$ cat flow/design.v
	parameter cmp = 5'b11000;
	parameter load_r = 5'b11001;
	parameter store_r = 5'b11010;
	parameter br = 5'b11011;
	parameter cmpi = 5'b11100;
	parameter load = 5'b11101;
	parameter store = 5'b11110;
	parameter load_i = 5'b11111;
	parameter b = 5'b10000;
	parameter beq = 5'b10001;
	parameter bne = 5'b10010;
	parameter bhe = 5'b10011;
	parameter bst = 5'b10100;
	parameter bleq = 5'b10101;
	parameter blne = 5'b10110;
	parameter bl = 5'b10111;
	parameter WORD_SIZE = 16, ALU_OP_SIZE = 3, REG_ADDR_SIZE = 3;
module mux2(out, select, in0, in1, in2, in3);
	parameter WORD_SIZE = 16;
	output reg [WORD_SIZE-1:0] out;
	input [WORD_SIZE-1:0] in0, in1, in2, in3;
	input [1:0] select;
	always@* begin
		case(select)
			2'b00: out = in0;
			2'b01: out = in1;
			2'b10: out = in2;
			2'b11: out = in3;
		endcase
	end
endmodule
module ALU(out, flags, op, in_a, in_b);
	parameter WORD_SIZE = 16, OP_SIZE = 3;
	output reg[WORD_SIZE-1:0] out;
	output[WORD_SIZE-1:0] flags;
	input[OP_SIZE-1:0] op;
	input[WORD_SIZE-1:0] in_a;
	input[WORD_SIZE-1:0] in_b;
	always@(op,in_a,in_b) begin
		case(op)
			1'b0: out = in_a + in_b;
			1'b1: out = in_a - in_b;
			2'b10: out = ~in_a;
			2'b11: out = in_a & in_b;
			3'b100: out = in_a | in_b;
			3'b101: out = in_a ^ in_b;
			3'b110: out = in_a * in_b;
			3'b111: out = in_a >> in_b;
		endcase
	end
	assign flags[WORD_SIZE-1:3] = 0;
	assign flags[0] = (in_a == in_b);
	assign flags[1] = (in_a >= in_b);
	assign flags[2] = (out == 0);
endmodule
module register_file(reg_buff1, reg_buff2, write, addr1, addr2, addr_in,
							data_in, clk, write_buff1, write_buff2);
	parameter WORD_SIZE = 16, REG_NUM = 8;
	output reg [WORD_SIZE-1:0] reg_buff1,reg_buff2;
	input write, clk, write_buff1, write_buff2;
	input [2:0] addr1, addr2, addr_in;
	input [WORD_SIZE-1:0] data_in;
	reg [WORD_SIZE-1:0] reg_file[REG_NUM-1:0];
	always@(posedge clk) begin
		if(write_buff1)
			reg_buff1 <= reg_file[addr1];
		if(write_buff2)
			reg_buff2 <= reg_file[addr2];
	end
	always@(posedge clk) begin
		if(write) reg_file[addr_in] <= data_in;
	end
endmodule
module ir_decode(instruction_reg, reg_addr2, reg_addr1, reg_addr_in,
					  imm1, imm2, imm3, alu_op, opcode);
	parameter cmp = 5'b11000;
	parameter load_r = 5'b11001;
	parameter store_r = 5'b11010;
	parameter br = 5'b11011;
	parameter cmpi = 5'b11100;
	parameter load = 5'b11101;
	parameter store = 5'b11110;
	parameter load_i = 5'b11111;
	parameter b = 5'b10000;
	parameter beq = 5'b10001;
	parameter bne = 5'b10010;
	parameter bhe = 5'b10011;
	parameter bst = 5'b10100;
	parameter bleq = 5'b10101;
	parameter blne = 5'b10110;
	parameter bl = 5'b10111;
	parameter WORD_SIZE = 16, ALU_OP_SIZE = 3, REG_ADDR_SIZE = 3;
	input [WORD_SIZE-1:0] instruction_reg;
	output [REG_ADDR_SIZE-1:0] reg_addr1, reg_addr_in;
	output reg [REG_ADDR_SIZE-1:0] reg_addr2;
	output [10:0] imm1;
	output [7:0] imm2;
	output [4:0] imm3;
	output [ALU_OP_SIZE-1:0] alu_op;
	output [4:0] opcode;
	wire [REG_ADDR_SIZE-1:0] rc, rb, ra;
	assign ra = instruction_reg[2:0];
	assign rb = instruction_reg[5:3];
	assign rc = instruction_reg[8:6];
	assign imm1 = instruction_reg[10:0];
	assign imm2 = instruction_reg[10:3];
	assign imm3 = instruction_reg[10:6];
	assign opcode = instruction_reg[15:11];
	assign alu_op = (opcode == load_r || opcode == store_r) ? 3'b000 : opcode[2:0];
	parameter lr = 3'b111;
	assign reg_addr1 = (opcode == br || opcode == store || opcode == cmp || opcode == cmpi) ? ra : rb;
	always@(*) begin
		if(opcode == store_r) reg_addr2 = ra;
		else if(opcode == cmp) reg_addr2 = rb;
		else reg_addr2 = rc;
	end
	assign reg_addr_in = (opcode == bl) ? lr : ra;
endmodule
module control_unit(clk, reset, ALU_in2_mux, mem_out_mux, PC_mux, memory_addr_mux, data_in_mux,
						  reg_buff1_write, reg_buff2_write, status_reg_write, ALU_out_write,
						  reg_write, PC_write, IR_write, memory_write, opcode, status_reg);
	parameter cmp = 5'b11000;
	parameter load_r = 5'b11001;
	parameter store_r = 5'b11010;
	parameter br = 5'b11011;
	parameter cmpi = 5'b11100;
	parameter load = 5'b11101;
	parameter store = 5'b11110;
	parameter load_i = 5'b11111;
	parameter b = 5'b10000;
	parameter beq = 5'b10001;
	parameter bne = 5'b10010;
	parameter bhe = 5'b10011;
	parameter bst = 5'b10100;
	parameter bleq = 5'b10101;
	parameter blne = 5'b10110;
	parameter bl = 5'b10111;
	parameter WORD_SIZE = 16, ALU_OP_SIZE = 3, REG_ADDR_SIZE = 3;
	input clk, reset;
	input [4:0] opcode;
	input [WORD_SIZE-1:0] status_reg;
	output reg mem_out_mux;
	output reg [1:0] ALU_in2_mux, PC_mux, memory_addr_mux, data_in_mux;
	output reg reg_buff1_write, reg_buff2_write, status_reg_write, ALU_out_write;
	output reg reg_write, PC_write, IR_write, memory_write;
	parameter fetch = 0, decode = 1, execute = 2, memory_access = 3, write_back = 4, reset_st = 5;
	reg [2:0] stage;
	always @(*) begin
		disable_write_signals;
		zero_muxes;
		case(stage)
			fetch: begin
				memory_addr_mux = 0;
				IR_write = 1;
				PC_mux = 0;
				PC_write = 1;
			end
			decode: begin
				reg_buff1_write = (alu_op(opcode) || inst_type(opcode) == 2 ||
										 opcode == store ||  opcode == store_r ||
										 opcode == load_r || cmp_op(opcode));
				reg_buff2_write = (inst_type(opcode) == 1 || opcode == cmp ||
										 opcode == store_r || opcode == cmp);
			end
			execute: begin
				if((inst_type(opcode) == 1 || opcode == cmp)) ALU_in2_mux = 0;
				else if(opcode == cmpi) ALU_in2_mux = 2;
				else ALU_in2_mux = 1;
				ALU_out_write = 1;
				if(opcode != load_r && opcode != store_r) status_reg_write = 1;
			end
			memory_access: begin
				if(opcode == load || opcode == load_r) begin
					if(opcode == load) memory_addr_mux = 2;
					else memory_addr_mux = 3;
					data_in_mux = 1;
					reg_write = 1;
				end
				if(opcode == store || opcode == store_r) begin
					if(opcode == store) memory_addr_mux = 2;
					else memory_addr_mux = 3;
					mem_out_mux = (opcode == store);
					memory_write = 1;
				end
			end
			write_back: begin
				if(write_reg_file(opcode)) begin
					if(opcode == load_i) data_in_mux = 2;
					else if(opcode == bl) data_in_mux = 3;
					else if(alu_op(opcode)) data_in_mux = 0;
					reg_write = 1;
				end
				if(inst_type(opcode) == 4 || opcode == br) begin
					if(opcode == br) PC_mux = 2;
					else PC_mux = 1;
					PC_write = 1;
				end
			end
			reset_st: begin
				PC_mux = 3;
				PC_write = 1;
			end
		endcase
	end
	always @(posedge clk or posedge reset) begin
		if(reset) begin
			stage <= reset_st;
		end else
		case(stage)
			fetch: stage <= decode;
			decode:
				if(opcode == load_i || opcode == br || (inst_type(opcode) == 4 &&	
						~cancel_branch(opcode, status_reg[1:0])))
					stage <= write_back;
				else if(cancel_branch(opcode, status_reg[1:0]))
					stage <= fetch;
				else if(opcode == load || opcode == store)
					stage <= memory_access;
				else
					stage <= execute;
			execute:
				if(cmp_op(opcode))
					stage <= fetch;
				else if(opcode == load_r || opcode == store_r)
					stage <= memory_access;
				else
					stage <= write_back;
			memory_access: stage <= fetch;
			write_back: stage <= fetch;
			reset_st: stage <= fetch;
		endcase
	end
	task disable_write_signals;
		{reg_buff1_write, reg_buff2_write, status_reg_write, ALU_out_write, 
			reg_write, PC_write, IR_write, memory_write} = 0;
	endtask
	task zero_muxes;
		{ALU_in2_mux, mem_out_mux, PC_mux, memory_addr_mux, data_in_mux} = 0;
	endtask
	function [2:0] inst_type;
		input [4:0] op;
		if(op[4:3] == 2'b00) inst_type = 1;
		else if(op[4:2] == 3'b110 || op[4:3] == 2'b01) inst_type = 2;
		else if(op[4:2] == 3'b111) inst_type = 3;
		else if(op[4:3] == 2'b10) inst_type = 4;
		else inst_type = 0;
	endfunction
	function alu_op;
		input [4:0] op;
		alu_op = ~op[4];
	endfunction
	function write_reg_file;
		input [4:0] op;
		write_reg_file = (op == load_i || op == bl || alu_op(op));
	endfunction
	function cancel_branch;
		input [4:0] op;
		input [1:0] cond;
		cancel_branch = (((op == beq) && ~cond[0]) || ((op == bne) && cond[0])
							||((op == bleq) && ~cond[0]) || ((op == blne) && cond[0])
							||((op == bhe) && ~cond[1]) || ((op == bst) && cond[1]));
	endfunction
	function cmp_op;
		input [4:0] op;
		cmp_op = (op == cmp || op == cmpi);
	endfunction
	function load_op;
		input [4:0] op;
		load_op = (op == load || op == load_r);
	endfunction
	function store_op;
		input [4:0] op;
		store_op = (op == store || op == store_r);
	endfunction
endmodule
module datapath(clk, ALU_in2_mux, mem_out_mux, PC_mux, memory_addr_mux, data_in_mux,
					 reg_buff1_write, reg_buff2_write, status_reg_write, ALU_out_write,
					 reg_write, PC_write, IR_write,
					 memory_in, memory_addr, memory_out,
					 opcode, status_reg);
	parameter WORD_SIZE = 16, ALU_OP_SIZE = 3, REG_ADDR_SIZE = 3;
	input clk;
	input mem_out_mux;
	input [1:0] ALU_in2_mux, PC_mux, memory_addr_mux, data_in_mux;
	input reg_buff1_write, reg_buff2_write, status_reg_write, ALU_out_write;
	input reg_write, PC_write, IR_write;
	input [WORD_SIZE-1:0] memory_in;
	output [WORD_SIZE-1:0] memory_addr, memory_out;
	output [4:0] opcode;
	output reg [WORD_SIZE-1:0] status_reg;
	reg [WORD_SIZE-1:0] ALU_out_buff, PC, inst_reg;
	wire [WORD_SIZE-1:0] ALU_out, ALU_flags, ALU_in2, PC_in_wire;
	wire [WORD_SIZE-1:0] reg_buff1, reg_buff2, data_in;
	wire [REG_ADDR_SIZE-1:0] reg_addr1, reg_addr2, reg_addr_in;
	wire [ALU_OP_SIZE-1:0] ALU_op;
	wire [10:0] imm1;
	wire [7:0] imm2;
	wire [4:0] imm3;
	mux2 reg_file_mux(data_in, data_in_mux, ALU_out_buff, memory_in, imm2, PC);
	register_file registers(reg_buff1, reg_buff2, reg_write, reg_addr1, reg_addr2,
									reg_addr_in, data_in, clk, reg_buff1_write, reg_buff2_write);
	ALU alu(ALU_out, ALU_flags, ALU_op, reg_buff1, ALU_in2);
	mux2 ALU_mux(ALU_in2, ALU_in2_mux, reg_buff2, imm3, imm2, 0);
	always@(posedge clk) if(ALU_out_write) ALU_out_buff <= ALU_out;
	always@(posedge clk) if(status_reg_write) status_reg <= ALU_flags;
	ir_decode ir_decode(inst_reg, reg_addr2, reg_addr1, reg_addr_in,
				 imm1, imm2, imm3, ALU_op, opcode);
	always@(posedge clk) if(IR_write) inst_reg <= memory_in;
	mux2 PC_mux2(PC_in_wire, PC_mux, PC+1, imm1, reg_buff1, 0);
	always@(posedge clk) if(PC_write) PC <= PC_in_wire;
	mux2 Memory_mux2(memory_addr, memory_addr_mux, PC, reg_buff1, imm2, ALU_out_buff);
	assign memory_out = (mem_out_mux) ? reg_buff1 : reg_buff2;
endmodule
module CPU(clk, reset, memory_in, memory_addr, memory_out, memory_write);
	parameter WORD_SIZE = 16, ALU_OP_SIZE = 3, REG_ADDR_SIZE = 3;
	input clk, reset;
	input [WORD_SIZE-1:0] memory_in;
	output [WORD_SIZE-1:0] memory_addr, memory_out;
	output memory_write;
	wire mem_out_mux;
	wire [1:0] ALU_in2_mux, PC_mux, memory_addr_mux, data_in_mux;
	wire reg_buff1_write, reg_buff2_write, status_reg_write, ALU_out_write;
	wire reg_write, PC_write, IR_write;
	wire [4:0] opcode;
	wire [WORD_SIZE-1:0] status_reg;
	control_unit control_unit(clk, reset, ALU_in2_mux, mem_out_mux, PC_mux, memory_addr_mux, data_in_mux,
					 reg_buff1_write, reg_buff2_write, status_reg_write, ALU_out_write,
					 reg_write, PC_write, IR_write, memory_write, opcode, status_reg);
	datapath datapath(clk, ALU_in2_mux, mem_out_mux, PC_mux, memory_addr_mux, data_in_mux,
				reg_buff1_write, reg_buff2_write, status_reg_write, ALU_out_write,
				reg_write, PC_write, IR_write,
				memory_in, memory_addr, memory_out,
				opcode, status_reg);
endmodule
$ cat flow/run.sh
#!/bin/bash
# the make line also repeats each setting of config.mk as NAME=value (left out here)
make -C /OpenROAD-flow-scripts/flow DESIGN_CONFIG=/design/flow/config.mk WORK_HOME=/design/flow/orfs CLKGATE_MAP_FILE= finish
$ cat flow/config.mk
export PLATFORM = sky130hd
export DESIGN_NAME = CPU
export DESIGN_NICKNAME = CPU
export VERILOG_FILES = /design/flow/design.v
export SDC_FILE = /design/flow/constraint.sdc
export NUM_CORES = 4
export LEC_CHECK = 0
export CAP_MARGIN = 20
export CELL_PAD_IN_SITES_GLOBAL_PLACEMENT = 0
export CORE_MARGIN = 2
export CORE_UTILIZATION = 68
export GPL_TIMING_DRIVEN = 1
export PLACE_DENSITY = 0.66
export SETUP_SLACK_MARGIN = -0.49
export SLEW_MARGIN = 20
export TNS_END_PERCENT = 35
$ cat flow/constraint.sdc
create_clock -name core_clock -period 5.54 [get_ports {clk}]
set_input_delay 1.1080 -clock core_clock [delete_from_list [all_inputs] [get_ports {clk}]]
set_output_delay 1.1080 -clock core_clock [all_outputs]
set_load 0.01 [all_outputs]
==> Table 3: Implementation characteristics, run 1 <==
Table: implementation figures

Parameter                              Value

Outcome
  Outcome .................. finished with violations
  Layout violations .................... setup timing

GRT
  Met1 track demand over resource .................. a little under three fifths
  Maximum number of pins on one net before global-route repair .................. 33
  Met3 Usage GRT .................. between 10% and 20%
  Total track usage .................. between 50% and 60%
  Via count of the first global-routing pass .................. ~16000
  GR peak layer .................. met2
  GR Layer Usage met2 .................. 80.2%
  Total global routing overflow .................. 0
  Wire length of the first global-routing pass .................. 98.8 mm
  Antenna violations before repair .................. 5

Clock tree
  Number of buffers inserted for hold repair after clock tree synthesis .................. 0
  Worst skew pair latency .................. 520 ps
  Deepest clock path buffer count .................. 3
  TritonCTS Buffers .................. 20
  CTS tree .................. done
  CTS clk-pin slew, worst paths .................. around 90 ps
  Count of H-tree levels built during CTS .................. 1
  Clock net sink count .................. 216
  Buffer cell driving the clock tree root .................. clkbuf_16

Synth
  Synth area leaders .................. edfxtp_1 36%, fa_1 9.4%, mux4_2 8.3%
  Most frequent cells after synthesis .................. 210 x edfxtp_1, 169 x nand2_1, 164 x inv_1
  FA/HA/MAJ Cells, Area Fraction .................. 16.8%
  Library cells used by synthesis .................. ~73
  Top cell area share .................. 36.4%
  Post-synthesis mux area share .................. between 10% and 20%
  Fraction of the mapped netlist area in simple logic gates .................. 11.5%
  Most numerous cell in the Yosys netlist .................. edfxtp_1
  Count of flip-flops with a built-in enable after synthesis .................. 210
  Dominant cell type by area after synthesis .................. edfxtp_1
  Post-synthesis xor/xnor area fraction .................. 3.47%
  Proportion of synthesized chip area in sequential cells .................. a little under two fifths
  Post-synthesis cell count from yosys .................. between 1500 and 2000
  Post-synthesis instance area .................. around 17000 sq um
  Top logic cell family in the synthesized netlist .................. adder cells
  Tally of yosys warning messages .................. 14
  Yosys synthesis chip area .................. 17300 sq um
  Async set-or-reset flop fraction in the synthesized netlist .................. 2.78%
  Post-synth top flop .................. edfxtp_1
  Area fraction in compound gates after synthesis .................. 11.4%
  Syn_nets .................. 1818
  Cells after Synth .................. between 1500 and 2000
  Average footprint of a synthesized cell .................. 10.7 sq um
  Number of synthesized register bits .................. 216

Layout
  Final instance area .................. approximately 20000 sq um
  Relative area change from synthesis to final layout .................. 18.5%
  Core utilization of the finished layout .................. 81.7%
  Nets@finish .................. 1993

Timing
  Part of the cycle the worst path needs .................. 124%
  Worst hold margin .................. 630 ps
  Setup slack of the critical path after layout .................. -1320 ps
  Maximum clock frequency .................. between 0.1 and 0.15 GHz
  Slew Viols, Final .................. 0
  Worst setup skew after layout .................. 22.3 ps
  Final setup fails .................. 11
  Relative slew slack .................. around 26%
  Slew at the pin with the worst max-slew slack .................. 1110 ps
  Min cycle time layout .................. 6860 ps
  RSZ-0062 raised after global routing .................. true
  Final hold viol count .................. 0

Critical path
  Slowest cell delay on critical path .................. about 560 ps
  Cell at the slowest stage of the critical path .................. fa_1
  Nature of the critical path startpoint .................. flip-flop
  Critical path, cell by cell .................. and3b_2, a21oi_2, buf_4, o221a_4, inv_4, buf_4, nor2_1, fa_1, fa_1, ha_2, fa_1, inv_1, fa_1, fa_1, inv_1, ha_4, or3_1, o21ai_2, a211oi_4, o31ai_4, nand2b_1, a21oi_2, xnor3_1, a221o_1
  Cell family contributing the most delay on the critical path .................. adder cells
  R2R Setup Slk .................. -1320 ps
  Critical-path maximum fanout .................. 6
  Type of the worst setup path .................. flip-flop to flip-flop
  R2R Path Start .................. datapath.inst_reg[13]
  Critical path data arrival time .................. 7140 ps
  Worst reg2reg path depth .................. 24
  Critical path buffer and inverter count .................. 5
  Worst setup path startpoint .................. datapath.inst_reg[13]
  Endpoint required time on the critical path .................. 5810 ps
  Reg-to-reg endpoint .................. datapath.ALU_out_buff[15]
  Kind of end point of the critical path .................. flip-flop
  Capturing instance or port of the critical path .................. datapath.ALU_out_buff[15]
  Number of logic stages on the critical path including buffering .................. 24
  Cell repeated most along the worst path .................. fa_1

Floorplan
  Horizontal die size .................. between 150 and 200 microns
  Std-Cell Rows .................. 58
  Total die size .................. around 27000 sq um
  Init Core Util .................. 68.9%
  Vertical extent of the die .................. about 160 microns
  IO Count .................. 51
  Area of the placeable core .................. approximately 25000 sq um

Min path
  Worst hold path depth .................. 2
  Terminating pin of the worst hold path .................. control_unit.stage[1]
  Hold Startpoint .................. control_unit.stage[2]
  Type of the most critical hold path .................. flip-flop to flip-flop

Drt
  Detailed-router iteration count before antenna repair .................. 21
  Violation count after the first detailed-route iteration .................. 2839
  Overall routed net length .................. 68.2 mm
  DRC violation count after routing .................. 0
  Post-DRT Antenna Nets .................. 0
  Routed vias/inst .................. 7.37
  Via count of the routed design .................. 15700
  Routed wire per std cell .................. 31.9 microns

Flow run
  Count of warning messages emitted by the tools .................. approximately 70
  Number of max-cap violations .................. 0

Place
  Number of port buffers .................. 50
  HPWL reported at the end of detailed placement .................. between 40 and 50 mm
  Gp weighted congestion .................. 1.01
  Minimum setup slack after placement .................. -1190 ps
  Cell Area, Placed .................. 19500 sq um
metrics by stage:
| step | setup TNS, ps | std cells |
|---|---|---|
| 6_report | -8610 | 2137 |
| 5_1_grt | -10210 | 2135 |
| 4_1_cts | -7420 | 2132 |
| 3_5_place_dp | -8340 | 2085 |
| 3_3_place_gp | -7230 | 2085 |
| 2_1_floorplan | -4050 | 1617 |
repair_timing:
| action | CTS | global route |
|---|---|---|
| buffers inserted | 14 | 2 |
| gates resized | 38 | 21 |
| pin swaps | 35 | 18 |
| endpoints found under the hold margin | 0 | 0 |
| setup endpoints to repair | 9 | 9 |
area by class of cell:
| class | count | area (sq um) |
|---|---|---|
| Tap cell | 330 | 413 |
| Inverter | 171 | 646 |
| Antenna cell | 2 | 5.00 |
| Fill cell | 1301 | 4600 |
| Sequential cell | 216 | 6460 |
| Clock buffer | 25 | 541 |
| Multi-Input combinational cell | 1139 | 10300 |
| Timing Repair Buffer | 244 | 2020 |
| Clock inverter | 10 | 103 |
per-layer routing:
layer | vias up | share of wire (%)
met2 | 1646 | 44
met5 | - | 0.12
met1 | 7320 | 30
li1 | 6127 | -
met3 | 642 | 14
met4 | 6 | 12
==> run 2: changes to the inputs <==
Settings changed: CORE_UTILIZATION 68 to 72, CTS_CLUSTER_DIAMETER set to 27, MAX_ROUTING_LAYER set to met4, SETUP_SLACK_MARGIN -0.49 to 0.47.
Clock period 5.54 ns to 6.64 ns, I/O delays scaled along.
==> Table 3: Implementation characteristics, run 2 <==
Implementation parameters

Parameter                              Value

Outcome
  Outcome .................. stopped before the end
  Stage at which the run stopped .................. 5_1_grt
  Log Error .................. [ERROR GRT-0232] Routing congestion too high. Check the congestion heatmap in the GUI.

Floorplan
  Init Core Util .................. 73.5%
  Std-Cell Rows .................. roughly 56
  Vertical extent of the die .................. ~160 microns
  Total die size .................. ~25000 sq um
  Horizontal die size .................. 159 microns
  IO Count .................. 51
  Area of the placeable core .................. 23500 sq um

Synth
  Area fraction in compound gates after synthesis .................. 11.4%
  Post-synthesis mux area share .................. a little over an eighth
  Most frequent cells after synthesis .................. 210 x edfxtp_1, 169 x nand2_1, 164 x inv_1
  Top logic cell family in the synthesized netlist .................. adder cells
  Cells after Synth .................. 1617
  FA/HA/MAJ Cells, Area Fraction .................. 16.8%
  Most numerous cell in the Yosys netlist .................. edfxtp_1
  Dominant cell type by area after synthesis .................. edfxtp_1
  Proportion of synthesized chip area in sequential cells .................. 37.3%
  Count of flip-flops with a built-in enable after synthesis .................. 210
  Top cell area share .................. 36.4%
  Tally of yosys warning messages .................. 14
  Average footprint of a synthesized cell .................. 10.7 sq um
  Post-synthesis instance area .................. between 15000 and 20000 sq um
  Post-synthesis xor/xnor area fraction .................. under 10%
  Yosys synthesis chip area .................. 17300 sq um
  Number of synthesized register bits .................. 216
  Syn_nets .................. 1818
  Post-synth top flop .................. edfxtp_1
  Async set-or-reset flop fraction in the synthesized netlist .................. under 10%
  Synth area leaders .................. edfxtp_1 36%, fa_1 9.4%, mux4_2 8.3%
  Fraction of the mapped netlist area in simple logic gates .................. 11.5%
  Library cells used by synthesis .................. 73
  Post-synthesis cell count from yosys .................. about 1600

Place
  Cell total after placement .................. between 1500 and 2000
  Number of port buffers .................. around 50
  Gp weighted congestion .................. 1.08
  Minimum setup slack after placement .................. -171 ps
  Cell Area, Placed .................. 18700 sq um
  HPWL reported at the end of detailed placement .................. 46.1 mm

Clock tree
  Number of buffers inserted for hold repair after clock tree synthesis .................. 0
  Count of H-tree levels built during CTS .................. 2
  Clock net sink count .................. 216
  Buffer cell driving the clock tree root .................. clkbuf_16
  TritonCTS Buffers .................. 41
  Deepest clock path buffer count .................. 3

GRT
  Total track usage .................. about 81%
  Total global routing overflow .................. 77
[run 2: metal layers]
layer / overflow / GRT usage, %
met5: - / -
met4: 33 / 79.3
met3: 5 / 66.8
met2: 38 / 92.7
met1: 1 / 80.9
[run 2: what timing repair did]
item	4_1_cts
setup endpoints to repair	8
gates resized	47
gates cloned	1
pin swaps	36
buffers inserted	20
hold endpoints to repair	0
==> run 3: changes to the inputs <==
Settings changed: ABC_AREA set to 1, CELL_PAD_IN_SITES_GLOBAL_PLACEMENT 0 to unset, CORE_ASPECT_RATIO set to 1.34, CTS_CLUSTER_DIAMETER 27 to 288, CTS_CLUSTER_SIZE set to 99, GPL_TIMING_DRIVEN 1 to unset, MAX_ROUTING_LAYER met4 to unset, PLACE_DENSITY 0.66 to 0.36, SETUP_SLACK_MARGIN 0.47 to 1.06, TNS_END_PERCENT 35 to 10.
Clock period 6.64 ns to 4.7 ns, I/O delays scaled along.
==> Table 3: Implementation characteristics, run 3 <==
Implementation parameters

Parameter                              Value

Synth
  Tally of yosys warning messages .................. 14
  Count of flip-flops with a built-in enable after synthesis .................. 210
  Area fraction in compound gates after synthesis .................. 17.6%
  Synth area leaders .................. edfxtp_1 35%, fa_1 9.1%, nand2_1 8.5%
  Post-synthesis instance area .................. 17800 sq um
  Number of synthesized register bits .................. 216
  Post-synthesis mux area share .................. 0%
  Post-synthesis xor/xnor area fraction .................. 1.08%
  Dominant cell type by area after synthesis .................. edfxtp_1
  Most frequent cells after synthesis .................. 404 x nand2_1, 345 x inv_1, 210 x edfxtp_1
  Most numerous cell in the Yosys netlist .................. nand2_1
  Library cells used by synthesis .................. 64
  Proportion of synthesized chip area in sequential cells .................. 36.2%
  Yosys synthesis chip area .................. 17800 sq um
  FA/HA/MAJ Cells, Area Fraction .................. 16.2%
  Fraction of the mapped netlist area in simple logic gates .................. between 10% and 20%
  Post-synth top flop .................. edfxtp_1
  Average footprint of a synthesized cell .................. 8.23 sq um
  Cells after Synth .................. 2168
  Top cell area share .................. 35.4%
  Post-synthesis cell count from yosys .................. roughly 2200
  Async set-or-reset flop fraction in the synthesized netlist .................. 2.78%
  Top logic cell family in the synthesized netlist .................. simple AND/OR/NAND/NOR gates
  Syn_nets .................. 2369

Floorplan
  Vertical extent of the die .................. 186 microns
  Total die size .................. 26100 sq um
  IO Count .................. about 50
  Init Core Util .................. 73.5%
  Std-Cell Rows .................. 66
  Horizontal die size .................. 140 microns
  Area of the placeable core .................. 24300 sq um

Clock tree
  Clock net sink count .................. 216
  Number of buffers inserted for hold repair after clock tree synthesis .................. 0
  Buffer cell driving the clock tree root .................. clkbuf_16
  Deepest clock path buffer count .................. 3
  TritonCTS Buffers .................. 6
  Count of H-tree levels built during CTS .................. 1

Outcome
  Log Error .................. [ERROR GRT-0232] Routing congestion too high. Check the congestion heatmap in the GUI.
  Outcome .................. stopped before the end
  Stage at which the run stopped .................. 5_1_grt

GRT
  Total track usage .................. 71.6%
  Total global routing overflow .................. 4

Place
  Cell Area, Placed .................. roughly 20000 sq um
  HPWL reported at the end of detailed placement .................. 49.6 mm
  Number of port buffers .................. around 50
  Minimum setup slack after placement .................. -1680 ps
  Cell total after placement .................. 2638
  Gp weighted congestion .................. 1.16
run 3: through the flow:
step	utilization, %
2_1_floorplan	-
3_3_place_gp	82.5
3_5_place_dp	82.5
4_1_cts	86.4
run 3: routing by layer:
metal  GRT overflow  track usage, %
met1              0            68.9
met2              2            91.7
met3              0            54.4
met4              2            72.4
met5              0            30.1
run 3: repair_timing:
action,4_1_cts
gates cloned,1
endpoints found under the hold margin,0
pin swaps,42
setup buffers,22
gates resized,224
endpoints found under the setup margin,63
==> run 4: changes to the inputs <==
Settings changed: ABC_AREA 1 to unset, CORE_ASPECT_RATIO 1.34 to unset, CORE_UTILIZATION 72 to 68, CTS_CLUSTER_DIAMETER 288 to 58, CTS_CLUSTER_SIZE 99 to unset, MAX_ROUTING_LAYER set to met4, PLACE_DENSITY 0.36 to unset, SETUP_SLACK_MARGIN 1.06 to -0.54, TNS_END_PERCENT 10 to unset.
Clock period 4.7 ns to 5.76 ns, I/O delays scaled along.
==> Table 3: Implementation characteristics, run 4 <==
Table: implementation figures

Parameter                              Value

Critical path
  Endpoint required time on the critical path .................. about 6000 ps
  Capturing instance or port of the critical path .................. datapath.ALU_out_buff[15]
  R2R Setup Slk .................. -970 ps
  Slowest cell delay on critical path .................. 560 ps
  Critical path buffer and inverter count .................. 7
  Cell family contributing the most delay on the critical path .................. adder cells
  R2R Path Start .................. datapath.inst_reg[12]
  Critical-path maximum fanout .................. 4
  Nature of the critical path startpoint .................. flip-flop
  Type of the worst setup path .................. flip-flop to flip-flop
  Worst setup path startpoint .................. datapath.inst_reg[12]
  Worst reg2reg path depth .................. 26
  Reg-to-reg endpoint .................. datapath.ALU_out_buff[15]
  Critical path data arrival time .................. 7010 ps
  Cell at the slowest stage of the critical path .................. fa_2
  Kind of end point of the critical path .................. flip-flop
  Number of logic stages on the critical path including buffering .................. 26

Timing
  Relative slew slack .................. 23.7%
  Setup slack of the critical path after layout .................. -967 ps
  Maximum clock frequency .................. 0.149 GHz
  TNS Setup .................. -6350 ps
  Final hold viol count .................. 0
  Slew at the pin with the worst max-slew slack .................. 1140 ps
  Part of the cycle the worst path needs .................. 117%
  RSZ-0062 raised after global routing .................. true
  Min cycle time layout .................. just under 7000 ps
  Final setup fails .................. 10
  Worst setup skew after layout .................. 25.8 ps
  Slew Viols, Final .................. 0

Min path
  Hold Startpoint .................. control_unit.stage[5]
  Terminating pin of the worst hold path .................. control_unit.stage[1]
  Type of the most critical hold path .................. flip-flop to flip-flop
  Worst hold path depth .................. 2

GRT
  Via count of the first global-routing pass .................. 15400
  Total global routing overflow .................. 0
  Wire length of the first global-routing pass .................. 97.6 mm
  Maximum number of pins on one net before global-route repair .................. 35
  Antenna violations before repair .................. 7
  Total track usage .................. 52.3%

Floorplan
  Area of the placeable core .................. 25100 sq um
  IO Count .................. between 50 and 60
  Horizontal die size .................. 164 microns
  Init Core Util .................. 68.9%
  Total die size .................. around 27000 sq um
  Std-Cell Rows .................. 58
  Vertical extent of the die .................. between 150 and 200 microns

Clock tree
  Deepest clock path buffer count .................. 3
  CTS clk-pin slew, worst paths .................. about 70 ps
  Clock net sink count .................. ~220
  TritonCTS Buffers .................. 21
  CTS tree .................. done
  Buffer cell driving the clock tree root .................. clkbuf_16
  Count of H-tree levels built during CTS .................. 1
  Worst skew pair latency .................. ~530 ps

Place
  Minimum setup slack after placement .................. -936 ps
  Number of port buffers .................. about 50
  Gp weighted congestion .................. 1.04
  HPWL reported at the end of detailed placement .................. 46.1 mm

Synth
  Most numerous cell in the Yosys netlist .................. edfxtp_1
  Fraction of the mapped netlist area in simple logic gates .................. between 10% and 20%
  Tally of yosys warning messages .................. 14
  Synth area leaders .................. edfxtp_1 36%, fa_1 9.4%, mux4_2 8.3%
  Post-synth top flop .................. edfxtp_1
  FA/HA/MAJ Cells, Area Fraction .................. 16.8%
  Post-synthesis instance area .................. 17300 sq um
  Top logic cell family in the synthesized netlist .................. adder cells
  Number of synthesized register bits .................. 216
  Count of flip-flops with a built-in enable after synthesis .................. 210
  Area fraction in compound gates after synthesis .................. 11.4%
  Post-synthesis xor/xnor area fraction .................. 3.47%
  Top cell area share .................. between 30% and 40%
  Dominant cell type by area after synthesis .................. edfxtp_1
  Async set-or-reset flop fraction in the synthesized netlist .................. approximately 2.8%
  Cells after Synth .................. approximately 1600
  Post-synthesis mux area share .................. 13.6%
  Yosys synthesis chip area .................. 17300 sq um
  Library cells used by synthesis .................. 73
  Syn_nets .................. 1818
  Post-synthesis cell count from yosys .................. 1617
  Most frequent cells after synthesis .................. 210 x edfxtp_1, 169 x nand2_1, 164 x inv_1
  Average footprint of a synthesized cell .................. 10.7 sq um
  Proportion of synthesized chip area in sequential cells .................. 37.3%

Drt
  Routed vias/inst .................. 7.24
  Violation count after the first detailed-route iteration .................. 2555
  Detailed-router iteration count before antenna repair .................. 13
  Overall routed net length .................. 67.2 mm
  Via count of the routed design .................. 15600
  Post-DRT Antenna Nets .................. 0
  DRC violation count after routing .................. 0
  Routed wire per std cell .................. about 31 microns

Flow run
  Number of max-cap violations .................. 0
  Count of warning messages emitted by the tools .................. 68

Layout
  Nets@finish .................. 2003
  Filler cells .................. 1352
  Relative area change from synthesis to final layout .................. 19.3%

Outcome
  Layout violations .................... setup timing
  Outcome .................. finished with violations
[run 4: layout make-up]
cell class,count,area [sq um],area share [%]
multi-input cells,1139,10400,50.3
clock buffers,26,544,2.64
clock inverters,10,88.8,0.430
well taps,330,413,2.00
inverters,171,651,3.15
flip-flops and latches,216,6460,31.3
diodes,8,20.0,0.0970
repair buffers,253,2080,10.1
[run 4: timing repair]
item	CTS	global route
pin swaps	36	40
gates resized	42	47
hold buffers	0	0
setup buffers	16	6
setup endpoints to repair	7	7
[run 4: routing by layer]
layer	up-vias	GRT usage, %	part of all wire [%]
met5	-	-	0
met4	0	41.5	11
met3	599	16.8	14
met2	1534	78.4	44
met1	7301	57.6	30
li1	6152	-	-
[run 4: per-stage QoR]
stage	area (sq um)	hold slack [ps]	instances	util (%)
detailed placement	19500	476	2093	77.7
CTS	20400	566	2141	81.3
floorplan	17500	443	1617	-
global route	20600	605	2152	82.2
finish	20600	574	2153	82.2
global placement	19500	485	2093	77.7
==> run 5: changes to the inputs <==
Settings changed: CORE_UTILIZATION 68 to 26, CTS_CLUSTER_DIAMETER 58 to unset, MAX_ROUTING_LAYER met4 to unset, SETUP_SLACK_MARGIN -0.54 to unset.
Clock period 5.76 ns to 14.0 ns, I/O delays scaled along.
==> Table 3: Implementation characteristics, run 5 <==
Table: implementation figures

Parameter                              Value

Synth
  Post-synthesis xor/xnor area fraction .................. between 3 and 4%
  Post-synthesis cell count from yosys .................. 1617
  Tally of yosys warning messages .................. 14
  Async set-or-reset flop fraction in the synthesized netlist .................. 2.78%
  Most frequent cells after synthesis .................. 210 x edfxtp_1, 169 x nand2_1, 164 x inv_1
  Proportion of synthesized chip area in sequential cells .................. 37.3%
  Yosys synthesis chip area .................. 17300 sq um
  Most numerous cell in the Yosys netlist .................. edfxtp_1
  Library cells used by synthesis .................. 73
  Average footprint of a synthesized cell .................. 10.7 sq um
  Count of flip-flops with a built-in enable after synthesis .................. 210
  FA/HA/MAJ Cells, Area Fraction .................. 16.8%
  Post-synthesis instance area .................. around 17000 sq um
  Post-synthesis mux area share .................. 13.6%
  Top logic cell family in the synthesized netlist .................. adder cells
  Top cell area share .................. between 30% and 40%
  Area fraction in compound gates after synthesis .................. 11.4%
  Number of synthesized register bits .................. roughly 220
  Fraction of the mapped netlist area in simple logic gates .................. 11.5%
  Synth area leaders .................. edfxtp_1 36%, fa_1 9.4%, mux4_2 8.3%
  Cells after Synth .................. 1617
  Syn_nets .................. 1818
  Post-synth top flop .................. edfxtp_1
  Dominant cell type by area after synthesis .................. edfxtp_1

Clock tree
  Buffer cell driving the clock tree root .................. clkbuf_16
  Deepest clock path buffer count .................. 3
  CTS clk-pin slew, worst paths .................. roughly 70 ps
  Count of H-tree levels built during CTS .................. 1
  TritonCTS Buffers .................. 24
  Buffer count from post-CTS setup fixing .................. 0
  Worst skew pair latency .................. approximately 520 ps
  Post-cts gate resize count .................. 0
  Number of buffers inserted for hold repair after clock tree synthesis .................. 0
  CTS tree .................. done
  Clock net sink count .................. 216

Flow run
  Count of warning messages emitted by the tools .................. 61
  Number of max-cap violations .................. 0

Timing
  Slew Viols, Final .................. 0
  Final setup fails .................. 0
  Part of the cycle the worst path needs .................. 57.8%
  Min cycle time layout .................. slightly above 8000 ps
  TNS Setup .................. 0 ps
  Final hold viol count .................. 0
  Slew at the pin with the worst max-slew slack .................. 1110 ps
  Worst setup skew after layout .................. 9.01 ps
  Setup slack of the critical path after layout .................. approximately 5900 ps
  Maximum clock frequency .................. ~0.12 GHz
  Worst hold margin .................. 510 ps
  RSZ-0062 raised after global routing .................. false
  Relative slew slack .................. 25.7%

Floorplan
  Area of the placeable core .................. 65900 sq um
  Init Core Util .................. 26.3%
  IO Count .................. 51
  Std-Cell Rows .................. 94
  Total die size .................. 68600 sq um
  Horizontal die size .................. 262 microns
  Vertical extent of the die .................. 262 microns

Critical path
  Nature of the critical path startpoint .................. flip-flop
  Number of logic stages on the critical path including buffering .................. 25
  Critical path data arrival time .................. 8370 ps
  Cell at the slowest stage of the critical path .................. or3b_1
  Endpoint required time on the critical path .................. 14280 ps
  Reg-to-reg endpoint .................. datapath.ALU_out_buff[15]
  Slowest cell delay on critical path .................. 650 ps
  Capturing instance or port of the critical path .................. datapath.ALU_out_buff[15]
  Type of the worst setup path .................. flip-flop to flip-flop
  Critical path buffer and inverter count .................. 6
  R2R Setup Slk .................. 5900 ps
  Worst reg2reg path depth .................. 25
  Critical-path maximum fanout .................. 38
  Worst setup path startpoint .................. datapath.inst_reg[13]
  Cell repeated most along the worst path .................. fa_1
  R2R Path Start .................. datapath.inst_reg[13]
  Kind of end point of the critical path .................. flip-flop
  Cell family contributing the most delay on the critical path .................. adder cells

Drt
  Violation count after the first detailed-route iteration .................. 1401
  Routed wire per std cell .................. about 23 microns
  Routed vias/inst .................. 5.24
  DRC violation count after routing .................. 0
  Detailed-router iteration count before antenna repair .................. 6
  Post-DRT Antenna Nets .................. 0
  Antenna cell count .................. 0
  Overall routed net length .................. between 50 and 60 mm
  Via count of the routed design .................. between 10000 and 15000

Layout
  Final instance area .................. 19700 sq um
  Relative area change from synthesis to final layout .................. 14.0%
  Nets@finish .................. 1844

GRT
  GR Layer Usage met2 .................. between 20 and 30%
  Met1 track demand over resource .................. 22.0%
  Met3 Usage GRT .................. ~3.5%
  Total global routing overflow .................. 0
  Maximum number of pins on one net before global-route repair .................. 39
  Antenna violations before repair .................. 1
  Wire length of the first global-routing pass .................. 86.4 mm
  GR peak layer .................. met2
  Via count of the first global-routing pass .................. 13400
  Total track usage .................. 16.9%

Place
  Gp weighted congestion .................. around 0.94
  Cell Area, Placed .................. 18900 sq um
  Minimum setup slack after placement .................. 5920 ps
  HPWL reported at the end of detailed placement .................. 43.1 mm
  Number of port buffers .................. 50

Min path
  Worst hold path depth .................. 2
  Type of the most critical hold path .................. flip-flop to flip-flop
  Hold Startpoint .................. control_unit.stage[5]
  Terminating pin of the worst hold path .................. control_unit.stage[1]

Outcome
  Outcome .................. timing/DRC/antenna clean
-- run 5: layer usage --
| metal | up-vias | part of all wire, % | wire (microns) |
|---|---|---|---|
| met2 | 638 | 46 | 27100 |
| met4 | 0 | 4.2 | 2430 |
| met5 | - | 0 | 0 |
| li1 | 5833 | - | - |
| met3 | 140 | 8.8 | 5150 |
| met1 | 6613 | 41 | 23700 |
-- run 5: per-stage QoR --
stage                     util (%)  instances
final                         29.9       2524
after global routing          29.9       2524
after CTS                     29.9       2524
after detailed placement      28.7       2481
after global placement        28.7       2481
after floorplan                  -       1617
-- run 5: area by class of cell --
cell class	count	area (sq um)
clock buffers	28	616
clock inverters	15	170
fillers	6763	46100
inverters	171	642
multi-input cells	1139	9950
flip-flops and latches	216	6460
well taps	864	1080
repair buffers	91	808
==> run 6: changes to the inputs <==
Settings changed: CAP_MARGIN 20 to 5, CELL_PAD_IN_SITES_DETAIL_PLACEMENT set to 2, CELL_PAD_IN_SITES_GLOBAL_PLACEMENT set to 3, CORE_ASPECT_RATIO set to 1.37, CORE_MARGIN 2 to 8, CORE_UTILIZATION 26 to 40, HOLD_SLACK_MARGIN set to -0.02, SETUP_SLACK_MARGIN set to 1.84, TNS_END_PERCENT set to 75.
Clock period 14.0 ns to 10.0 ns, I/O delays scaled along.
==> Table 3: Implementation characteristics, run 6 <==
Table: implementation figures

Parameter                              Value

Synth
  Most frequent cells after synthesis .................. 210 x edfxtp_1, 169 x nand2_1, 164 x inv_1
  Number of synthesized register bits .................. 216
  Top logic cell family in the synthesized netlist .................. adder cells
  Dominant cell type by area after synthesis .................. edfxtp_1
  Top cell area share .................. 36.4%
  Tally of yosys warning messages .................. 14
  Post-synthesis cell count from yosys .................. 1617
  Post-synthesis xor/xnor area fraction .................. 3.47%
  Post-synthesis mux area share .................. 13.6%
  Post-synthesis instance area .................. 17300 sq um
  Post-synth top flop .................. edfxtp_1
  Fraction of the mapped netlist area in simple logic gates .................. roughly 12%
  Synth area leaders .................. edfxtp_1 36%, fa_1 9.4%, mux4_2 8.3%
  Proportion of synthesized chip area in sequential cells .................. 37.3%
  Async set-or-reset flop fraction in the synthesized netlist .................. around 2.8%
  Library cells used by synthesis .................. 73
  Yosys synthesis chip area .................. 17300 sq um
  Area fraction in compound gates after synthesis .................. 11.4%
  Most numerous cell in the Yosys netlist .................. edfxtp_1
  FA/HA/MAJ Cells, Area Fraction .................. 16.8%
  Average footprint of a synthesized cell .................. around 11 sq um
  Syn_nets .................. 1818
  Cells after Synth .................. 1617
  Count of flip-flops with a built-in enable after synthesis .................. around 210

Clock tree
  TritonCTS Buffers .................. 22
  Buffer cell driving the clock tree root .................. clkbuf_16
  CTS tree .................. done
  Worst skew pair latency .................. 540 ps
  Clock net sink count .................. 216
  Deepest clock path buffer count .................. 3
  CTS clk-pin slew, worst paths .................. 80 ps
  Number of buffers inserted for hold repair after clock tree synthesis .................. 0
  Post-cts gate resize count .................. 0
  Buffer count from post-CTS setup fixing .................. 0
  Count of H-tree levels built during CTS .................. 1

Timing
  Relative slew slack .................. approximately a quarter
  Maximum clock frequency .................. 0.129 GHz
  TNS Setup .................. 0 ps
  Final setup fails .................. 0
  RSZ-0062 raised after global routing .................. false
  Min cycle time layout .................. 7760 ps
  Worst setup skew after layout .................. ~27 ps
  Slew at the pin with the worst max-slew slack .................. between 1000 and 1500 ps
  Part of the cycle the worst path needs .................. 77.6%
  Slew Viols, Final .................. 0
  Final hold viol count .................. 0

Place
  Cell Area, Placed .................. 18600 sq um
  Number of port buffers .................. 50
  Gp weighted congestion .................. 0.900
  HPWL reported at the end of detailed placement .................. 52.5 mm

Critical path
  Capturing instance or port of the critical path .................. datapath.ALU_out_buff[15]
  Cell family contributing the most delay on the critical path .................. adder cells
  Critical path data arrival time .................. 8050 ps
  Kind of end point of the critical path .................. flip-flop
  Reg-to-reg endpoint .................. datapath.ALU_out_buff[15]
  Critical path buffer and inverter count .................. 6
  Critical path, cell by cell .................. buf_4, or3b_4, nor2_1, a22o_1, clkinvlp_4, nor2_1, fa_1, inv_1, fa_1, fa_1, fa_1, inv_1, fa_1, inv_1, fa_1, inv_1, ha_1, nand3_1, a211oi_1, o31ai_1, nand2b_1, a21oi_1, xnor3_1, a221o_1
  Endpoint required time on the critical path .................. 10290 ps
  R2R Setup Slk .................. 2240 ps
  R2R Path Start .................. datapath.inst_reg[13]
  Critical-path maximum fanout .................. 38
  Type of the worst setup path .................. flip-flop to flip-flop
  Worst setup path startpoint .................. datapath.inst_reg[13]
  Cell repeated most along the worst path .................. fa_1
  Worst reg2reg path depth .................. 24
  Slowest cell delay on critical path .................. 550 ps
  Nature of the critical path startpoint .................. flip-flop
  Number of logic stages on the critical path including buffering .................. 24
  Cell at the slowest stage of the critical path .................. or3b_4

Outcome
  Outcome .................. timing/DRC/antenna clean

Drt
  Detailed-router iteration count before antenna repair .................. 5
  DRC violation count after routing .................. 0
  Violation count after the first detailed-route iteration .................. approximately 710
  Post-DRT Antenna Nets .................. 0
  Via count of the routed design .................. 13400
  Overall routed net length .................. 70.1 mm
  Routed vias/inst .................. 6.07
  Antenna cell count .................. 0
  Routed wire per std cell .................. 31.7 microns

GRT
  Maximum number of pins on one net before global-route repair .................. 39
  Via count of the first global-routing pass .................. 15000
  Total track usage .................. 27.7%
  Total global routing overflow .................. 0
  Antenna violations before repair .................. 0
  Wire length of the first global-routing pass .................. 103 mm

Floorplan
  Vertical extent of the die .................. 259 microns
  Init Core Util .................. 40.4%
  IO Count .................. 51
  Std-Cell Rows .................. 89
  Area of the placeable core .................. ~43000 sq um
  Horizontal die size .................. 194 microns
  Total die size .................. 50300 sq um

Layout
  Area of the multi-input gates .................. roughly 10000 sq um
  Final instance area .................. 19300 sq um
  Filler cells .................. roughly 4400
  Relative area change from synthesis to final layout .................. 11.6%
  Seq. cell area .................. 6460 sq um
  Nets@finish .................. around 1900

Flow run
  Number of max-cap violations .................. 0
  Count of warning messages emitted by the tools .................. 63

Min path
  Hold Startpoint .................. control_unit.stage[5]
  Terminating pin of the worst hold path .................. control_unit.stage[1]
  Type of the most critical hold path .................. flip-flop to flip-flop
  Worst hold path depth .................. 2
==> run 6: cell type report <==
| type | instances | share of cell area (%) |
|---|---|---|
| repair buffers | 99 | 4.50 |
| well taps | 546 | 3.54 |
| clock inverters | 14 | 0.687 |
| clock buffers | 24 | 2.89 |
| flip-flops and latches | 216 | 33.4 |
| multi-input cells | 1139 | 51.6 |
| inverters | 171 | 3.36 |
==> run 6: through the flow <==
stage	hold WS [ps]	cells	util [%]	setup slack [ps]
CTS	522	2209	45.0	1890
global route	571	2209	45.1	1920
detailed placement	490	2171	43.4	1850
finish	546	2209	45.1	2240
floorplan	443	1617	-	2660
global placement	499	2171	43.4	2050
==> run 6: layer usage <==
layer  routed length, microns  track usage [%]  part of all wire (%)  vias to the layer above
met2                    37600             53.2                    54                      388
met5                        0                0                     0                        -
met3                     2570             2.87                   3.7                      146
li1                         -                -                     -                     5838
met4                     3570             13.1                   5.1                        0
met1                    26300             30.2                    38                     7044
==> run 7: changes to the inputs <==
Settings changed: ABC_AREA set to 1, CAP_MARGIN 5 to 0, CELL_PAD_IN_SITES_DETAIL_PLACEMENT 2 to 0, CELL_PAD_IN_SITES_GLOBAL_PLACEMENT 3 to unset, CORE_ASPECT_RATIO 1.37 to 0.75, CORE_MARGIN 8 to 2, CTS_CLUSTER_DIAMETER set to 128, HOLD_SLACK_MARGIN -0.02 to unset, MAX_ROUTING_LAYER set to met4, MIN_ROUTING_LAYER set to met2, SETUP_SLACK_MARGIN 1.84 to unset, SLEW_MARGIN 20 to 40, TNS_END_PERCENT 75 to unset.
Clock period 10.0 ns to 9.44 ns, I/O delays scaled along.
==> Table 3: Implementation characteristics, run 7 <==
Implementation parameters

Parameter                              Value

Synth
  Post-synthesis instance area .................. 17800 sq um
  Average footprint of a synthesized cell .................. 8.23 sq um
  Fraction of the mapped netlist area in simple logic gates .................. 18.6%
  Most numerous cell in the Yosys netlist .................. nand2_1
  Area fraction in compound gates after synthesis .................. 17.6%
  Proportion of synthesized chip area in sequential cells .................. 36.2%
  Library cells used by synthesis .................. roughly 64
  Top logic cell family in the synthesized netlist .................. simple AND/OR/NAND/NOR gates
  Dominant cell type by area after synthesis .................. edfxtp_1
  FA/HA/MAJ Cells, Area Fraction .................. approximately 16%
  Syn_nets .................. 2369
  Number of synthesized register bits .................. 216
  Top cell area share .................. approximately 35%
  Post-synthesis xor/xnor area fraction .................. 1.08%
  Post-synthesis mux area share .................. 0%
  Synth area leaders .................. edfxtp_1 35%, fa_1 9.1%, nand2_1 8.5%
  Tally of yosys warning messages .................. 14
  Yosys synthesis chip area .................. about 18000 sq um
  Count of flip-flops with a built-in enable after synthesis .................. 210
  Cells after Synth .................. 2168
  Post-synth top flop .................. edfxtp_1
  Async set-or-reset flop fraction in the synthesized netlist .................. 2.78%
  Post-synthesis cell count from yosys .................. 2168
  Most frequent cells after synthesis .................. 404 x nand2_1, 345 x inv_1, 210 x edfxtp_1

Floorplan
  Total die size .................. 46300 sq um
  Vertical extent of the die .................. 187 microns
  Std-Cell Rows .................. between 60 and 70
  Area of the placeable core .................. 43700 sq um
  IO Count .................. 51
  Init Core Util .................. 40.8%
  Horizontal die size .................. between 200 and 250 microns

Place
  Cell total after placement .................. 2745
  HPWL reported at the end of detailed placement .................. ~53 mm
  Gp weighted congestion .................. ~1.1
  Number of port buffers .................. approximately 50

Clock tree
  Deepest clock path buffer count .................. 3
  TritonCTS Buffers .................. 22
  Post-cts gate resize count .................. 0
  Clock net sink count .................. 216
  Count of H-tree levels built during CTS .................. 1
  Number of buffers inserted for hold repair after clock tree synthesis .................. 0
  Buffer count from post-CTS setup fixing .................. 0
  Buffer cell driving the clock tree root .................. clkbuf_16

GRT
  Total global routing overflow .................. 14
  Total track usage .................. 56.2%

Outcome
  Outcome .................. stopped before the end
  Log Error .................. [ERROR GRT-0116] Global routing finished with congestion. Check the congestion regions in the DRC Viewer.
  Stage at which the run stopped .................. 5_1_grt
[run 7: metrics by stage]
stage                     setup slack (ps)  area, sq um  hold WS (ps)
after CTS                             1900        19800           531
after detailed placement              1920        19000           505
after global placement                2160        19000           543
after floorplan                       2450        17800           458
[run 7: metal layers]
layer	overflow	global-route usage [%]
met4	0	20.9
met1	-	-
met2	0	58.5
met3	14	74.9
met5	-	-
==> run 8: changes to the inputs <==
Settings changed: ABC_AREA 1 to unset, CAP_MARGIN 0 to 5, CELL_PAD_IN_SITES_DETAIL_PLACEMENT 0 to 2, CORE_ASPECT_RATIO 0.75 to 1.37, CORE_MARGIN 2 to 6, CTS_CLUSTER_DIAMETER 128 to unset, HOLD_SLACK_MARGIN set to -0.02, MAX_ROUTING_LAYER met4 to unset, MIN_ROUTING_LAYER met2 to unset, SETUP_SLACK_MARGIN set to 1.84, SLEW_MARGIN 40 to 20, TNS_END_PERCENT set to 40.
Clock period 9.44 ns to 10.0 ns, I/O delays scaled along.
==> Table 3: Implementation characteristics, run 8 <==
Table: implementation figures

Parameter                              Value

Synth
  Most frequent cells after synthesis .................. 210 x edfxtp_1, 169 x nand2_1, 164 x inv_1
  Top cell area share .................. around 36%
  Yosys synthesis chip area .................. roughly 17000 sq um
  Top logic cell family in the synthesized netlist .................. adder cells
  Cells after Synth .................. 1617
  Post-synthesis xor/xnor area fraction .................. 3.47%
  Post-synthesis mux area share .................. 13.6%
  Dominant cell type by area after synthesis .................. edfxtp_1
  Number of synthesized register bits .................. 216
  Most numerous cell in the Yosys netlist .................. edfxtp_1
  Post-synthesis instance area .................. 17300 sq um
  Synth area leaders .................. edfxtp_1 36%, fa_1 9.4%, mux4_2 8.3%
  Average footprint of a synthesized cell .................. 10.7 sq um
  Async set-or-reset flop fraction in the synthesized netlist .................. 2.78%
  FA/HA/MAJ Cells, Area Fraction .................. 16.8%
  Tally of yosys warning messages .................. 14
  Fraction of the mapped netlist area in simple logic gates .................. ~12%
  Count of flip-flops with a built-in enable after synthesis .................. 210
  Post-synth top flop .................. edfxtp_1
  Syn_nets .................. 1818
  Post-synthesis cell count from yosys .................. between 1500 and 2000
  Area fraction in compound gates after synthesis .................. between 10% and 20%
  Proportion of synthesized chip area in sequential cells .................. 37.3%
  Library cells used by synthesis .................. 73

Critical path
  R2R Setup Slk .................. 2130 ps
  Number of logic stages on the critical path including buffering .................. 24
  Worst setup path startpoint .................. datapath.inst_reg[11]
  Endpoint required time on the critical path .................. between 10000 and 15000 ps
  Reg-to-reg endpoint .................. datapath.ALU_out_buff[15]
  Cell family contributing the most delay on the critical path .................. adder cells
  Worst reg2reg path depth .................. 24
  Capturing instance or port of the critical path .................. datapath.ALU_out_buff[15]
  Critical path buffer and inverter count .................. 6
  Kind of end point of the critical path .................. flip-flop
  Nature of the critical path startpoint .................. flip-flop
  Critical path, cell by cell .................. buf_4, or3b_4, or2_1, o221a_2, clkinv_2, nor2_1, fa_1, inv_1, fa_1, fa_1, fa_1, inv_1, fa_1, inv_1, fa_1, inv_1, ha_1, nand3_1, nand2_1, o31ai_1, nand2b_1, a21oi_1, xnor3_1, a221o_1
  Type of the worst setup path .................. flip-flop to flip-flop
  Cell repeated most along the worst path .................. fa_1
  Critical path data arrival time .................. ~8100 ps
  Critical-path maximum fanout .................. 34
  R2R Path Start .................. datapath.inst_reg[11]
  Cell at the slowest stage of the critical path .................. fa_1
  Slowest cell delay on critical path .................. about 570 ps

Floorplan
  Init Core Util .................. 40.8%
  Total die size .................. 48500 sq um
  Std-Cell Rows .................. slightly below 90
  Area of the placeable core .................. 42400 sq um
  IO Count .................. 51
  Horizontal die size .................. 190 microns
  Vertical extent of the die .................. 255 microns

Layout
  Core utilization of the finished layout .................. 45.2%
  Relative area change from synthesis to final layout .................. 10.8%
  Filler cells .................. 4247
  Final instance area .................. 19200 sq um
  Seq. cell area .................. 6460 sq um
  Area of the multi-input gates .................. 9960 sq um
  Nets@finish .................. 1840

Timing
  RSZ-0062 raised after global routing .................. false
  Maximum clock frequency .................. 0.127 GHz
  Part of the cycle the worst path needs .................. 78.7%
  TNS Setup .................. 0 ps
  Worst setup skew after layout .................. 39.7 ps
  Min cycle time layout .................. 7870 ps
  Final setup fails .................. 0
  Slew Viols, Final .................. 0
  Setup slack of the critical path after layout .................. roughly 2100 ps
  Slew at the pin with the worst max-slew slack .................. between 1000 and 1500 ps
  Final hold viol count .................. 0
  Relative slew slack .................. 22.4%

Clock tree
  TritonCTS Buffers .................. 20
  Count of H-tree levels built during CTS .................. 1
  Buffer count from post-CTS setup fixing .................. 0
  Clock net sink count .................. approximately 220
  Buffer cell driving the clock tree root .................. clkbuf_16
  Deepest clock path buffer count .................. 3
  CTS tree .................. done
  Worst skew pair latency .................. 530 ps
  Number of buffers inserted for hold repair after clock tree synthesis .................. 0
  CTS clk-pin slew, worst paths .................. 70 ps

GRT
  Total track usage .................. 28.8%
  Wire length of the first global-routing pass .................. 104 mm
  Maximum number of pins on one net before global-route repair .................. 38
  Total global routing overflow .................. 0
  Via count of the first global-routing pass .................. 16000
  Antenna violations before repair .................. 2

Min path
  Worst hold path depth .................. 2
  Terminating pin of the worst hold path .................. control_unit.stage[1]
  Hold Startpoint .................. control_unit.stage[5]
  Type of the most critical hold path .................. flip-flop to flip-flop

Drt
  Routed wire per std cell .................. 32.4 microns
  Routed vias/inst .................. 6.39
  Violation count after the first detailed-route iteration .................. roughly 1200
  Via count of the routed design .................. roughly 14000
  Overall routed net length .................. 71.1 mm
  Post-DRT Antenna Nets .................. 0
  Detailed-router iteration count before antenna repair .................. 7
  DRC violation count after routing .................. 0

Place
  Minimum setup slack after placement .................. 1660 ps
  HPWL reported at the end of detailed placement .................. 53.1 mm
  Gp weighted congestion .................. 0.974
  Number of port buffers .................. 50
  Cell Area, Placed .................. 18500 sq um

Outcome
  Outcome .................. timing/DRC/antenna clean

Flow run
  Number of max-cap violations .................. 0
  Count of warning messages emitted by the tools .................. 61
run 8: area by class of cell:
| cell class | count | area share (%) |
|---|---|---|
| diodes | 1 | 0.0131 |
| clock buffers | 25 | 2.82 |
| clock inverters | 10 | 0.411 |
| inverters | 171 | 3.37 |
| multi-input cells | 1139 | 52.0 |
| flip-flops and latches | 216 | 33.7 |
| well taps | 540 | 3.52 |
| repair buffers | 91 | 4.22 |
run 8: metrics by stage:
stage / cells / hold WS, ps
4_1_cts: 2192 / 494
3_5_place_dp: 2157 / 484
5_1_grt: 2192 / 535
6_report: 2193 / 499
2_1_floorplan: 1617 / 443
3_3_place_gp: 2157 / 474
run 8: what timing repair did:
item,CTS,global route
pin swaps,0,1
endpoints found under the hold margin,0,0
gates resized,3,8
endpoints found under the setup margin,1,1
run 8: metal layers:
layer	vias up	track usage, %	wire (microns)
met5	-	0	11
met1	7293	30.3	24300
met2	633	53.8	37700
met3	268	3.42	3600
met4	2	17.9	5450
li1	5807	-	-
==> run 9: changes to the inputs <==
Settings changed: CAP_MARGIN 5 to 20, CORE_ASPECT_RATIO 1.37 to unset, CORE_MARGIN 6 to 2, HOLD_SLACK_MARGIN -0.02 to unset, MAX_ROUTING_LAYER set to met4, SETUP_SLACK_MARGIN 1.84 to unset, TNS_END_PERCENT 40 to unset.
==> Table 3: Implementation characteristics, run 9 <==
Table: implementation figures

Parameter                              Value

Timing
  Part of the cycle the worst path needs .................. about 87%
  Final hold viol count .................. 0
  Relative slew slack .................. around 25%
  Slew Viols, Final .................. 0
  Slew at the pin with the worst max-slew slack .................. 1120 ps
  Worst hold margin .................. 569 ps
  Final setup fails .................. 0
  TNS Setup .................. 0 ps
  Maximum clock frequency .................. 0.115 GHz
  RSZ-0062 raised after global routing .................. false
  Min cycle time layout .................. 8710 ps
  Worst setup skew after layout .................. about 19 ps

Synth
  Proportion of synthesized chip area in sequential cells .................. 37.3%
  Post-synthesis xor/xnor area fraction .................. 3.47%
  Library cells used by synthesis .................. 73
  Count of flip-flops with a built-in enable after synthesis .................. 210
  Average footprint of a synthesized cell .................. 10.7 sq um
  Dominant cell type by area after synthesis .................. edfxtp_1
  Post-synth top flop .................. edfxtp_1
  Top logic cell family in the synthesized netlist .................. adder cells
  Synth area leaders .................. edfxtp_1 36%, fa_1 9.4%, mux4_2 8.3%
  Post-synthesis instance area .................. between 15000 and 20000 sq um
  Async set-or-reset flop fraction in the synthesized netlist .................. 2.78%
  FA/HA/MAJ Cells, Area Fraction .................. 16.8%
  Post-synthesis cell count from yosys .................. 1617
  Yosys synthesis chip area .................. 17300 sq um
  Tally of yosys warning messages .................. 14
  Cells after Synth .................. between 1500 and 2000
  Most numerous cell in the Yosys netlist .................. edfxtp_1
  Syn_nets .................. 1818
  Most frequent cells after synthesis .................. 210 x edfxtp_1, 169 x nand2_1, 164 x inv_1
  Top cell area share .................. 36.4%
  Area fraction in compound gates after synthesis .................. between 10% and 20%
  Post-synthesis mux area share .................. 13.6%
  Number of synthesized register bits .................. 216
  Fraction of the mapped netlist area in simple logic gates .................. 11.5%

Drt
  Post-DRT Antenna Nets .................. 0
  Max layer used .................. met4
  Antenna cell count .................. 0
  Met3 wirelength from detailed routing .................. 4.70 mm
  Detailed-router iteration count before antenna repair .................. 5
  Violation count after the first detailed-route iteration .................. 1431
  Wire length on met2 .................. 35.6 mm
  DRC violation count after routing .................. 0
  DRT met1 WL .................. 27.3 mm
  Overall routed net length .................. 73.1 mm
  Routed vias/inst .................. 6.38
  Routed wire per std cell .................. 32.5 microns
  Via count of the routed design .................. 14300

Floorplan
  Horizontal die size .................. 212 microns
  Init Core Util .................. between 40% and 50%
  Area of the placeable core .................. 42900 sq um
  IO Count .................. 51
  Vertical extent of the die .................. around 210 microns
  Total die size .................. 44900 sq um
  Std-Cell Rows .................. 76

Clock tree
  CTS tree .................. done
  Number of buffers inserted for hold repair after clock tree synthesis .................. 0
  Count of H-tree levels built during CTS .................. 1
  Clock net sink count .................. 216
  Buffer cell driving the clock tree root .................. clkbuf_16
  Deepest clock path buffer count .................. 3
  Post-cts gate resize count .................. 0
  CTS clk-pin slew, worst paths .................. 80 ps
  Worst skew pair latency .................. 540 ps
  TritonCTS Buffers .................. 24
  Buffer count from post-CTS setup fixing .................. 0

Critical path
  Capturing instance or port of the critical path .................. datapath.ALU_out_buff[15]
  Number of logic stages on the critical path including buffering .................. 24
  Reg-to-reg endpoint .................. datapath.ALU_out_buff[15]
  Nature of the critical path startpoint .................. flip-flop
  Critical path buffer and inverter count .................. 5
  Kind of end point of the critical path .................. flip-flop
  R2R Setup Slk .................. about 1300 ps
  Endpoint required time on the critical path .................. 10290 ps
  Cell family contributing the most delay on the critical path .................. adder cells
  Cell repeated most along the worst path .................. fa_1
  Critical-path maximum fanout .................. 27
  Worst setup path startpoint .................. datapath.inst_reg[12]
  Type of the worst setup path .................. flip-flop to flip-flop
  R2R Path Start .................. datapath.inst_reg[12]
  Critical path, cell by cell .................. or3b_1, or2_1, o221a_2, inv_2, nor2_1, fa_1, inv_1, fa_1, inv_1, ha_1, fa_1, inv_1, fa_1, fa_1, inv_1, ha_1, or3_1, o21ai_0, a211oi_1, o31ai_1, nand2b_1, a21oi_1, xnor3_1, a221o_1
  Slowest cell delay on critical path .................. a little over 800 ps
  Worst reg2reg path depth .................. 24
  Cell at the slowest stage of the critical path .................. edfxtp_1
  Critical path data arrival time .................. 9000 ps

Place
  HPWL reported at the end of detailed placement .................. 52.2 mm
  Gp weighted congestion .................. 0.974
  Number of port buffers .................. 50
  Cell Area, Placed .................. 18600 sq um

Min path
  Type of the most critical hold path .................. flip-flop to flip-flop
  Worst hold path depth .................. 2
  Hold Startpoint .................. control_unit.stage[5]
  Terminating pin of the worst hold path .................. control_unit.stage[1]

GRT
  Total global routing overflow .................. 0
  Antenna violations before repair .................. 0
  Total track usage .................. 34.0%
  Maximum number of pins on one net before global-route repair .................. 38
  Via count of the first global-routing pass .................. 16000
  Wire length of the first global-routing pass .................. approximately 110 mm

Flow run
  Count of warning messages emitted by the tools .................. 61
  Number of max-cap violations .................. 0

Layout
  Relative area change from synthesis to final layout .................. 12.3%
  Seq. cell area .................. 6460 sq um
  Core utilization of the finished layout .................. 45.3%
  Filler cells .................. approximately 4300
  Area of the multi-input gates .................. 9920 sq um
  Final instance area .................. 19400 sq um
  Nets@finish .................. 1847

Outcome
  Outcome .................. timing/DRC/antenna clean
==> run 9: final cells by class <==
cell class	count	share of cell area, %
Timing Repair Buffer	94	4.27
Tap cell	585	3.76
Clock buffer	29	3.30
Inverter	171	3.30
Sequential cell	216	33.2
Clock inverter	15	1.11
Multi-Input combinational cell	1139	51.0
==> run 9: layer usage <==
layer	GRT usage (%)	up-vias
met4	20.9	0
met3	4.33	305
met2	57.1	766
met5	-	-
li1	-	5831
met1	38.9	7436
==> run 9: metrics by stage <==
| stage | instances | setup WS, ps |
|---|---|---|
| 6_report | 2249 | 1290 |
| 3_3_place_gp | 2205 | 2030 |
| 4_1_cts | 2249 | 1410 |
| 2_1_floorplan | 1617 | 2660 |
| 3_5_place_dp | 2205 | 1410 |
| 5_1_grt | 2249 | 1030 |
